**run.sh**
```bash
#!/bin/bash
# the make line also repeats each setting of config.mk as NAME=value (left out here)
make -C /OpenROAD-flow-scripts/flow DESIGN_CONFIG=/design/flow/config.mk WORK_HOME=/design/flow/orfs CLKGATE_MAP_FILE= finish
```
**constraint.sdc**
```tcl
create_clock -name core_clock -period 9.82 [get_ports {clk}]
set_input_delay 1.9640 -clock core_clock [delete_from_list [all_inputs] [get_ports {clk}]]
set_output_delay 1.9640 -clock core_clock [all_outputs]
set_load 0.01 [all_outputs]
```
**config.mk**
```make
export PLATFORM = sky130hd
export DESIGN_NAME = thresholding
export DESIGN_NICKNAME = thresholding
export VERILOG_FILES = /design/flow/design.v
export SDC_FILE = /design/flow/constraint.sdc
export NUM_CORES = 4
export LEC_CHECK = 0
export CAP_MARGIN = 15
export CELL_PAD_IN_SITES_DETAIL_PLACEMENT = 2
export CELL_PAD_IN_SITES_GLOBAL_PLACEMENT = 3
export CORE_ASPECT_RATIO = 1.5
export CORE_MARGIN = 2
export CORE_UTILIZATION = 58
export CTS_CLUSTER_DIAMETER = 192
export GPL_ROUTABILITY_DRIVEN = 0
export MAX_ROUTING_LAYER = met4
export MIN_ROUTING_LAYER = met1
export PLACE_DENSITY = 0.64
export SLEW_MARGIN = 35
```
**design.v**
```verilog
`timescale 1ns / 1ps
module thresholding(
    input wire clk, reset, enable,
    input wire signed [11 : 0] sig,
    output reg signed [11 : 0] y,
    output reg done,
    output reg [11 : 0] id
    );
parameter N = 2048, W = 13, threshold = 84, MEAN = 958;
localparam IDLE = 1'b0,
           WAIT = 2'b1,
           WORKING = 1'b1;
reg signed [11 : 0] d [0 : W - 1];  
reg signed [11 : 0] th;
reg signed [16 : 0] sum;
reg signed [11 : 0] curr_avg;
wire signed [11 : 0] din_curr_avg;
wire signed [16 : 0] din_sum;
reg state;
wire signed [11 : 0] mean;
wire signed [11 : 0] sig_diff;
assign din_curr_avg = din_sum/W;
assign mean = MEAN;
assign sig_diff = sig - mean;
assign din_sum = (sum + sig_diff - d[W - 1]);
integer i, j;
always @ (posedge clk)
begin
    if(reset) begin
        for(i = 0; i < W; i = i + 1) begin
            d[i] <= 12'b0;
        end
        sum <= 17'b0;
        curr_avg <= 12'b0;
        th <= threshold;
        state <= IDLE;
        done <= 1'b0;
        id <= 12'b0;
    end
    else begin
        case(state)
        IDLE: begin
            if(enable == 1'b1) begin
                state <= WORKING;
                id <= 12'b111111111111;
            end
            done <= 1'b0;
        end
        WORKING: begin
            sum <= din_sum;
            curr_avg <= din_curr_avg;
            for(j = 1; j < W; j = j + 1) begin
                d[j] <= d[j - 1];
            end
            d[0] <= sig_diff;
            if(sig_diff >= th + curr_avg) begin
                y <= sig_diff;
            end
            else begin
                y <= 12'b0;
            end
            done <= 1'b1;
            id = id + 1;
            if(id == 2047)
                state <= IDLE;
        end
        endcase
    end
end
endmodule
```
==> flow_metrics.py <==
# Flow results
metrics = {
    "synth": {
        "top_logic_kind": "AND-OR/OR-AND gates",
        "netlist.area_leader.share": 0.299,
        "synthTopCellsByCount": "nor2_1, dfxtp_1, mux2i_1, inv_1, nand2_1",
        "edf_count": 12,
        "synthesis.area_um2": 13300,
        "syn_nets": 1603,
        "synth_area_leader_cell": "dfxtp_1",
        "synthTopCellsByArea": "dfxtp_1, mux2i_1, nor2_1, ha_1, edfxtp_1",
        "ys.flops": 211,
        "async_flop_share": 0,
        "ys_seq_frac": 0.326,
        "xor_share": 0.0498,
        "mux_area_frac": 0.140,
        "flop_cell": "dfxtp_1",
        "adder_share": 0.0629,
        "ys_warn_count": 2,
        "yosys_cells": 1533,
        "ys_area_um2": 13300,
        "ys_sh_aoi": 0.195,
        "synth_cell_types": 109,
        "syn_avg_cell_area_um2": 8.69,
        "synth_cells": 1533,
        "synth.most_common_cell": "nor2_1",
        "simple_gate_area_frac": 0.177,
    },
    "floorplan": {
        "die_h_um": 190,
        "die_w_um": 128,
        "chip_area_um2": 24200,
        "core_util_floorplan": 0.593,
        "core_area_um2": 22500,
        "row_count": 67,
    },
    "outcome": {
        "outcome": "did not finish",
        "tool.error": "[ERROR GPL-0301] Utilization 125.637 % exceeds 100%.",
        "stop_stage": "global placement without I/O (3_1_place_gp_skip_io)",
    },
}
